## ALU
module ALU(
    clk,
    rst_n,
    valid,
    ready,
    mode,
    in_A,
    in_B,
    out
);
    input         clk, rst_n;
    input         valid;
    input  [1:0]  mode;  
    output        ready;
    input  [31:0] in_A, in_B;
    output [63:0] out;
    parameter IDLE = 3'd0;
    parameter MUL  = 3'd1;
    parameter DIV  = 3'd2;
    parameter AND = 3'd3;
    parameter OR = 3'd4;
    parameter OUT  = 3'd5;
    reg  [ 2:0] state, state_nxt;
    reg  [ 4:0] counter, counter_nxt;
    reg  [63:0] shreg, shreg_nxt;
    reg  [31:0] alu_in, alu_in_nxt;
    reg  [32:0] alu_out;
    reg         ready;
    assign out = shreg;
    always @(*) begin
        if(state==OUT) ready = 1;
        else ready = 0;
    end
    always @(*) begin
        case(state)
            IDLE: begin
                if(!valid)                state_nxt = IDLE;
                else if(valid && mode==0) state_nxt = MUL;
                else if(valid && mode==1) state_nxt = DIV;
                else if(valid && mode==2) state_nxt = AND;
                else                      state_nxt = OR;
            end
            MUL : state_nxt = (counter==31) ? OUT : MUL;
            DIV : state_nxt = (counter==31) ? OUT : DIV;
            AND : state_nxt = OUT;
            OR  : state_nxt = OUT;
            OUT : state_nxt = IDLE;
            default : state_nxt = IDLE;
        endcase
    end
    always @(*) begin
        if(state==MUL && counter<31) begin
            counter_nxt = counter + 1;
        end
        else if(state==DIV && counter<31) begin
            counter_nxt = counter + 1;
        end
        else begin
            counter_nxt = 0;
        end
    end
    always @(*) begin
        case(state)
            IDLE: begin
                if (valid) begin
                    alu_in_nxt = in_B;
                end
                else begin
                    alu_in_nxt = 0;
                end
            end
            OUT : begin
                alu_in_nxt = 0;
            end
  ...
clock: 2.36 ns
lec_check: 0
cap_margin: 20
cell_pad_in_sites_detail_placement: 1
cell_pad_in_sites_global_placement: 3
core_margin: 10
core_utilization: 18
setup_slack_margin: 0.61
slew_margin: 20
run.sh (not shown) runs the stock make flow with config.mk's settings and CLKGATE_MAP_FILE=.
The baseline completed and failed the layout checks on setup timing.
Change:
CELL_PAD_IN_SITES_DETAIL_PLACEMENT = not set   (was 1)
CELL_PAD_IN_SITES_GLOBAL_PLACEMENT = not set   (was 3)
CORE_MARGIN = 2   (was 10)
CORE_UTILIZATION = 40   (was 18)
SETUP_SLACK_MARGIN = not set   (was 0.61)
clock period = 8.0 ns   (was 2.36 ns; I/O delays follow)
What happened: This time the run finished clean. Clock-buffer cell count falls by 1. Maximum frequency falls by 18%. Clock skew is about the same. Sequential share of layout area rises by 7.3 points. Global-route usage rises by 10 points. Design area falls by about 33%. Hold slack gains 0.40 ns. Power falls by 83%. Wire length falls by 38%. Synthesized area does not change. Via count falls by about 15%.
Change:
CORE_UTILIZATION = 57   (was 40)
CTS_CLUSTER_SIZE = 98   (was not set)
clock period = 6.13 ns   (was 8.0 ns; I/O delays follow)
The changed run finished with timing, DRC and antenna clean.
Core utilization went up by 20 points.
Sequential share of layout area is about the same.
Sequential power went up by 29%.
Synthesized cell count stays the same.
Final cell count went down by about 5.5%.
First-iteration DRC count went up by 26%.
Worst hold slack improves by 0.012 ns.
Routed wire length went down by 2.2%.
Change:
ABC_AREA = 1   (was not set)
CORE_ASPECT_RATIO = 0.5   (was not set)
CORE_UTILIZATION = 69   (was 57)
CTS_CLUSTER_DIAMETER = 206   (was not set)
TNS_END_PERCENT = 15   (was not set)
clock period = 2.74 ns   (was 6.13 ns; I/O delays follow)
This time the run ran to the end with violations: setup timing.
Area after synthesis went up by about 14%.
First-iteration DRC count came out higher to 2.6 times its value.
Die size went down by 5.2%.
Via count grows by about 40%.
Sequential share of layout area drops by 4.0 points.
Change:
ABC_AREA = not set   (was 1)
CORE_UTILIZATION = 72   (was 69)
CTS_CLUSTER_DIAMETER = not set   (was 206)
CTS_CLUSTER_SIZE = not set   (was 98)
TNS_END_PERCENT = not set   (was 15)
clock period = 8.0 ns   (was 2.74 ns; I/O delays follow)
Effect:
- The changed run produced a clean layout
- fmax is lower by 32%
- clock power came out lower by 64%
- hold slack improves by 0.39 ns
- total power decreases by 71%
Change:
ABC_AREA = 1   (was not set)
CORE_ASPECT_RATIO = not set   (was 0.5)
clock period = 3.48 ns   (was 8.0 ns; I/O delays follow)
Outcome: Global-route usage went up by 3.3 points; non-clock buffer count is higher by 17; die size rises by 13%; worst hold slack degrades by 0.21 ns; sequential power rose by 120%; final area increases by 13%; core utilization stays flat.

========
Starting RTL as in the previous note.
make LEC_CHECK=0 CAP_MARGIN=20 CORE_MARGIN=2 CORE_UTILIZATION=65 CTS_CLUSTER_DIAMETER=32 SETUP_SLACK_MARGIN=0.59 SLEW_MARGIN=20 TNS_END_PERCENT=5 finish   # period 3.48 ns
The baseline finished but fails on negative setup slack.
==> next run, changes <==
CORE_UTILIZATION = 70   (was 65)
CTS_CLUSTER_SIZE = 37   (was unset)
SETUP_SLACK_MARGIN = unset   (was 0.59)
TNS_END_PERCENT = unset   (was 5)
clock period = 2.87 ns   (was 3.48 ns; I/O delays follow)
The new run never finished: it broke off in clock tree synthesis.
Synthesized area does not change.
Die size shrinks by a few percent.
Synthesized cell count stays the same.

========
Starting RTL as in the previous note.
==> flow/config.mk <==
export PLATFORM = sky130hd
export DESIGN_NAME = ALU
export DESIGN_NICKNAME = ALU
export VERILOG_FILES = /design/flow/design.v
export SDC_FILE = /design/flow/constraint.sdc
export NUM_CORES = 4
export LEC_CHECK = 0
export ABC_AREA = 1
export CAP_MARGIN = 20
export CORE_ASPECT_RATIO = 0.5
export CORE_MARGIN = 2
export CORE_UTILIZATION = 72
export CTS_CLUSTER_DIAMETER = 394
export CTS_CLUSTER_SIZE = 100
export SLEW_MARGIN = 20
==> flow/constraint.sdc <==
create_clock -name core_clock -period 3.48 [get_ports {clk}]
set_input_delay 0.6960 -clock core_clock [delete_from_list [all_inputs] [get_ports {clk}]]
set_output_delay 0.6960 -clock core_clock [all_outputs]
set_load 0.01 [all_outputs]
The baseline went through all stages and came out clean.
Next try:
Settings changed: ABC_AREA 1 to default, CORE_UTILIZATION 72 to 44, CTS_CLUSTER_DIAMETER 394 to default, CTS_CLUSTER_SIZE 100 to default, SETUP_SLACK_MARGIN from default to 1.32.
Clock period 3.48 ns to 8.0 ns, I/O delays scaled along.
Power shrinks by well over a third.
Core utilization shrinks by 31 points.
Non-clock buffer count shrinks by 10.
Synthesized area shrinks by roughly a tenth.
Clock power shrinks by well over a third.
Next try:
Settings changed: CORE_ASPECT_RATIO 0.5 to default, CORE_UTILIZATION 44 to 67, SETUP_SLACK_MARGIN 1.32 to default.
Clock period 8.0 ns to 3.37 ns, I/O delays scaled along.
After rerunning:
- The changed run reached the layout checks and failed them: setup timing
- wire length rose by 1.4%
- worst hold slack is worse by 0.19 ns
- cell area rose by 8.1%
- total power rose to 2.7 times its value
- clock power rose by 140%

========
Setup of build 29:
Starting RTL as in the previous note.
==> flow/design.v (excerpt) <==
module ALU(
    clk,
    rst_n,
    valid,
    ready,
    mode,
    in_A,
    in_B,
    out
);
export LEC_CHECK = 0
export ABC_AREA = 1
export CAP_MARGIN = 10
export CELL_PAD_IN_SITES_DETAIL_PLACEMENT = 0
export CELL_PAD_IN_SITES_GLOBAL_PLACEMENT = 1
export CORE_MARGIN = 10
export CORE_UTILIZATION = 52
export CTS_CLUSTER_SIZE = 62
export GPL_TIMING_DRIVEN = 0
export HOLD_SLACK_MARGIN = -0.04
export MAX_ROUTING_LAYER = met5
export MIN_ROUTING_LAYER = met2
export PLACE_DENSITY_LB_ADDON = 0.21
export SLEW_MARGIN = 25
create_clock -name core_clock -period 5.47 [get_ports {clk}]
Status(build 29) = ERROR, stage = global routing
Changes in build 41 relative to build 29:
==> flow/config.mk <==
export PLATFORM = sky130hd
export DESIGN_NAME = ALU
export DESIGN_NICKNAME = ALU
export VERILOG_FILES = /design/flow/design.v
export SDC_FILE = /design/flow/constraint.sdc
export NUM_CORES = 4
export LEC_CHECK = 0
export CAP_MARGIN = 20
export CELL_PAD_IN_SITES_DETAIL_PLACEMENT = 0
export CELL_PAD_IN_SITES_GLOBAL_PLACEMENT = 0
export CORE_MARGIN = 2
export CORE_UTILIZATION = 45
export SETUP_SLACK_MARGIN = 0.61
export SLEW_MARGIN = 20
==> flow/constraint.sdc <==
create_clock -name core_clock -period 2.36 [get_ports {clk}]
set_input_delay 0.4720 -clock core_clock [delete_from_list [all_inputs] [get_ports {clk}]]
set_output_delay 0.4720 -clock core_clock [all_outputs]
set_load 0.01 [all_outputs]
--- outcome ---
Complete run, failing final checks: build 41, reason negative setup slack.
Build 29 → build 41: number of port buffers ~0 delta; width of the chip decreased 9.0%; count of H-tree levels built during CTS did not really move; simple-gate share of the synthesized area fell by 19 points; post-CTS setup-driven buffer insertion count climbed 57.
In the metrics for build 41 and build 29, the one carrying the lower overall chip area is build 41.
Comparing build 41 and build 29, post-synthesis instance area is lower on build 41.
Compared with build 29, build 41 shows total half-perimeter wirelength after legalization and detailed placement that has gone down by more than 10%.
Pre-CTS worst setup slack: higher on build 29
Net count of the mapped netlist is lower on build 41
Input-level comparison between build 63 and build 41:
diff --git a/flow/config.mk b/flow/config.mk
--- a/flow/config.mk
+++ b/flow/config.mk
@@ -7,0 +8 @@
+export ABC_AREA = 1
@@ -12 +13,3 @@
-export CORE_UTILIZATION = 45
+export CORE_UTILIZATION = 71
+export CTS_CLUSTER_DIAMETER = 205
+export PLACE_DENSITY_LB_ADDON = 0.04
==> flow/constraint.sdc <==
create_clock -name core_clock -period 1.92 [get_ports {clk}]
set_input_delay 0.3840 -clock core_clock [delete_from_list [all_inputs] [get_ports {clk}]]
set_output_delay 0.3840 -clock core_clock [all_outputs]
set_load 0.01 [all_outputs]
Build 63: fraction of the mapped netlist area in adder cells lower than build 41. Between build 41 and build 63, the flow reports die area decreasing by more than a quarter. Sort build 63 and build 41 by total cell area reported by yosys after synthesis asc -> top: build 41. The remaining runs in build 41 and build 63 completed every stage, whereas build 63 halted early.
Here is what was changed in the inputs of build 6 compared with build 63.
diff --git a/flow/config.mk b/flow/config.mk
--- a/flow/config.mk
+++ b/flow/config.mk
@@ -8 +7,0 @@
-export ABC_AREA = 1
@@ -13,4 +12,2 @@
-export CORE_UTILIZATION = 71
-export CTS_CLUSTER_DIAMETER = 205
-export PLACE_DENSITY_LB_ADDON = 0.04
-export SETUP_SLACK_MARGIN = 0.61
+export CORE_UTILIZATION = 66
+export SETUP_SLACK_MARGIN = -0.21
==> flow/constraint.sdc <==
create_clock -name core_clock -period 3.08 [get_ports {clk}]
set_input_delay 0.6160 -clock core_clock [delete_from_list [all_inputs] [get_ports {clk}]]
set_output_delay 0.6160 -clock core_clock [all_outputs]
set_load 0.01 [all_outputs]
[summary]
Build 6 finished every stage; the final checks, however, were not passed, the failures being negative setup slack.
[compare] base=build 63 new=build 6: die area decreased by 950 um^2 relative to the old numbers; initial cell density of the core decreased by 4.1 points relative to the old numbers; chip area from the yosys synthesis statistics decreased by 1400 um^2 relative to the old numbers; proportion of synthesized chip area in sequential cells increased by 3.3 points relative to the old numbers; standard cell core area decreased by 7.1% relative to the old numbers.
In build 6, the synthesized-area fraction occupied by and/or/nand/nor cells came out 19 points below the value in build 63.
In the tables for build 63 and build 6, cell area after technology mapping reads lower with build 6.
[compare] base=build 63 new=build 6: die width shows a reduction of about 2.8%, synthesized cell count went down by about 30%.
No activity file was given, so power comes from the tool's default toggle rates.
